==> run R <==
==> flow/design.v <==
`timescale 1 ns / 1 ps
module ame_sobel_filter #(
    parameter LINE_DATA_BITS = 7,
    parameter COMP_DATA_BITS = 8
) (
    input logic clk_i,
    input logic rst_n_i,
    input  logic comp_init_i,
    output logic comp_done_o,
    input logic [5:0] [LINE_DATA_BITS-1:0] line_data_i,
    output logic [3:0] [3:0] [COMP_DATA_BITS-1:0] comp_data_o
);
typedef enum logic [2:0] {
    IDLE   = 3'b000,
    COMP_1 = 3'b001,
    COMP_2 = 3'b010,
    COMP_3 = 3'b011,
    COMP_4 = 3'b100,
    COMP_5 = 3'b101,
    COMP_6 = 3'b110
} state_t;
state_t ctl_sta;
logic [5:0] [1:0] [COMP_DATA_BITS-1:0] line_data;
logic [3:0] [3:0] [COMP_DATA_BITS-1:0] comp_data;
typedef enum logic {
    DATA_1 = 1'b0,
    DATA_2 = 1'b1
} comp_data_t;
generate
    for (genvar i = 0; i < 6; i++) begin: comp_block
        assign line_data[i][DATA_1] = line_data_i[i];
        assign line_data[i][DATA_2] = line_data_i[i] << 1;
    end
endgenerate
logic comp_done;
assign comp_done_o = comp_done;
assign comp_data_o = comp_data;
always_ff @(posedge clk_i or negedge rst_n_i)
begin
    if (!rst_n_i) begin
        ctl_sta <= IDLE;
        comp_done <= 'b0;
        comp_data <= 'b0;
    end else begin
        case (ctl_sta)
            IDLE:
                ctl_sta <= comp_init_i ? COMP_1 : ctl_sta;
            COMP_1:
                ctl_sta <= COMP_2;
            COMP_2:
                ctl_sta <= COMP_3;
            COMP_3:
                ctl_sta <= COMP_4;
            COMP_4:
                ctl_sta <= COMP_5;
            COMP_5:
                ctl_sta <= COMP_6;
            COMP_6:
                ctl_sta <= comp_init_i ? COMP_1 : IDLE;
            default:
                ctl_sta <= IDLE;
        endcase
        comp_done <= (ctl_sta == COMP_6);
        case (ctl_sta)
            IDLE:
                comp_data <= 'b0;
            COMP_1: begin
                comp_data[0][0] <= - line_data[0][DATA_1] - line_data[1][DATA_2] - line_data[2][DATA_1];
                comp_data[1][0] <= - line_data[1][DATA_1] - line_data[2][DATA_2] - line_data[3][DATA_1];
                comp_data[2][0] <= - line_data[2][DATA_1] - line_data[3][DATA_2] - line_data[4][DATA_1];
                comp_data[3][0] <= - line_data[3][DATA_1] - line_data[4][DATA_2] - line_data[5][DATA_1];
            end
            COMP_2: begin
                comp_data[0][1] <= - line_data[0][DATA_1] - line_data[1][DATA_2] - line_data[2][DATA_1];
                comp_data[1][1] <= - line_data[1][DATA_1] - line_data[2][DATA_2] - line_data[3][DATA_1];
                comp_data[2][1] <= - line_data[2][DATA_1] - line_data[3][DATA_2] - line_data[4][DATA_1];
                comp_data[3][1] <= - line_data[3][DATA_1] - line_data[4][DATA_2] - line_data[5][DATA_1];
            end
            COMP_3: begin
                comp_data[0][0] <= comp_data[0][0] + line_data[0][DATA_1] + line_data[1][DATA_2] + line_data[2][DATA_1];
                comp_data[1][0] <= comp_data[1][0] + line_data[1][DATA_1] + line_data[2][DATA_2] + line_data[3][DATA_1];
                comp_data[2][0] <= comp_data[2][0] + line_data[2][DATA_1] + line_data[3][DATA_2] + line_data[4][DATA_1];
                comp_data[3][0] <= comp_data[3][0] + line_data[3][DATA_1] + line_data[4][DATA_2] + line_data[5][DATA_1];
                comp_data[0][2] <= - line_data[0][DATA_1] - line_data[1][DATA_2] - line_data[2][DATA_1];
                comp_data[1][2] <= - line_data[1][DATA_1] - line_data[2][DATA_2] - line_data[3][DATA_1];
                comp_data[2][2] <= - line_data[2][DATA_1] - line_data[3][DATA_2] - line_data[4][DATA_1];
                comp_data[3][2] <= - line_data[3][DATA_1] - line_data[4][DATA_2] - line_data[5][DATA_1];
            end
            COMP_4: begin
                comp_data[0][1] <= comp_data[0][1] + line_data[0][DATA_1] + line_data[1][DATA_2] + line_data[2][DATA_1];
                comp_data[1][1] <= comp_data[1][1] + line_data[1][DATA_1] + line_data[2][DATA_2] + line_data[3][DATA_1];
                comp_data[2][1] <= comp_data[2][1] + line_data[2][DATA_1] + line_data[3][DATA_2] + line_data[4][DATA_1];
                comp_data[3][1] <= comp_data[3][1] + line_data[3][DATA_1] + line_data[4][DATA_2] + line_data[5][DATA_1];
                comp_data[0][3] <= - line_data[0][DATA_1] - line_data[1][DATA_2] - line_data[2][DATA_1];
                comp_data[1][3] <= - line_data[1][DATA_1] - line_data[2][DATA_2] - line_data[3][DATA_1];
                comp_data[2][3] <= - line_data[2][DATA_1] - line_data[3][DATA_2] - line_data[4][DATA_1];
                comp_data[3][3] <= - line_data[3][DATA_1] - line_data[4][DATA_2] - line_data[5][DATA_1];
            end
            COMP_5: begin
                comp_data[0][2] <= comp_data[0][2] + line_data[0][DATA_1] + line_data[1][DATA_2] + line_data[2][DATA_1];
                comp_data[1][2] <= comp_data[1][2] + line_data[1][DATA_1] + line_data[2][DATA_2] + line_data[3][DATA_1];
                comp_data[2][2] <= comp_data[2][2] + line_data[2][DATA_1] + line_data[3][DATA_2] + line_data[4][DATA_1];
                comp_data[3][2] <= comp_data[3][2] + line_data[3][DATA_1] + line_data[4][DATA_2] + line_data[5][DATA_1];
            end
            COMP_6: begin
                comp_data[0][3] <= comp_data[0][3] + line_data[0][DATA_1] + line_data[1][DATA_2] + line_data[2][DATA_1];
                comp_data[1][3] <= comp_data[1][3] + line_data[1][DATA_1] + line_data[2][DATA_2] + line_data[3][DATA_1];
                comp_data[2][3] <= comp_data[2][3] + line_data[2][DATA_1] + line_data[3][DATA_2] + line_data[4][DATA_1];
                comp_data[3][3] <= comp_data[3][3] + line_data[3][DATA_1] + line_data[4][DATA_2] + line_data[5][DATA_1];
            end
            default:
                comp_data <= 'b0;
        endcase
    end
end
endmodule
==> flow/run.sh <==
#!/bin/bash
# the make line also repeats each setting of config.mk as NAME=value (left out here)
make -C /OpenROAD-flow-scripts/flow DESIGN_CONFIG=/design/flow/config.mk WORK_HOME=/design/flow/orfs CLKGATE_MAP_FILE= finish
==> flow/config.mk <==
export PLATFORM = sky130hd
export DESIGN_NAME = ame_sobel_filter
export DESIGN_NICKNAME = ame_sobel_filter
export VERILOG_FILES = /design/flow/design.v
export SDC_FILE = /design/flow/constraint.sdc
export NUM_CORES = 4
export LEC_CHECK = 0
export CAP_MARGIN = 0
export CORE_ASPECT_RATIO = 1.4
export CORE_MARGIN = 2
export CORE_UTILIZATION = 40
export CTS_CLUSTER_DIAMETER = 342
export CTS_CLUSTER_SIZE = 99
export HOLD_SLACK_MARGIN = -0.07
export SLEW_MARGIN = 20
==> flow/constraint.sdc <==
create_clock -name core_clock -period 5.0 [get_ports {clk_i}]
set_input_delay 1.0000 -clock core_clock [delete_from_list [all_inputs] [get_ports {clk_i}]]
set_output_delay 1.0000 -clock core_clock [all_outputs]
set_load 0.01 [all_outputs]
==> run X: changes against run R <==
- ABC_AREA: unset -> 1
- CAP_MARGIN: 0 -> 20
- CORE_ASPECT_RATIO: 1.4 -> 0.5
- CORE_UTILIZATION: 40 -> 59
- CTS_CLUSTER_DIAMETER: 342 -> 216
- CTS_CLUSTER_SIZE: 99 -> 98
- HOLD_SLACK_MARGIN: -0.07 -> unset
- PLACE_DENSITY: unset -> 0.91
- TNS_END_PERCENT: unset -> 5
==> results <==
Status: run R no timing/DRC/antenna violations; run X no timing/DRC/antenna violations
Pre-CTS setup slack: run R 0.420 ns; run X 0.623 ns
Non-clock buffers: run R 190; run X 183
Count of multi-input gates: run R 1038; run X 1554
Fraction of standard cell area that is sequential: run R 0.201; run X 0.187
Fraction of the mapped netlist area in simple logic gates: run R 0.0627; run X 0.271
XOR Share, Synth: run R 0.0608; run X 0.00754
Detailed Place HPWL: run R 34200 um; run X 37700 um
Placed standard-cell area: run R 16400 um^2; run X 17600 um^2
Fin crit share: run R 0.822; run X 0.786
Drt first pass iters: run R 5; run X 6
Yosys adder share: run R 0.342; run X 0.312
Portion of synthesized cell area occupied by the leading cell type: run R 0.238; run X 0.217
Global-route track usage on met2: run R 0.448; run X 0.555
Well Taps: run R 456; run X 344
Leakage power of the design: run R 7.95 nW; run X 9.50 nW
Number of different library cells in the post-synthesis netlist: run R 45; run X 27
Cell Rows: run R 81; run X 41
Cells in synth_stat.txt: run R 1472; run X 2135
Placer Congestion: run R 0.870; run X 0.981
DRT Wirelength: run R 45000 um; run X 51500 um
Arrival time reported for the critical path endpoint: run R 4.41 ns; run X 4.26 ns
Synthesized area per cell: run R 9.66 um^2; run X 7.30 um^2
Clock slew at the register clock pins of the worst setup and hold paths: run R 0.06 ns; run X 0.07 ns
Post-synth net total: run R 1811; run X 2474
Largest net degree at the start of global routing: run R 69; run X 101
Number of global-route vias before repair: run R 12200; run X 15100
Power figures rest on the tool's default switching activity, not on a simulated workload.
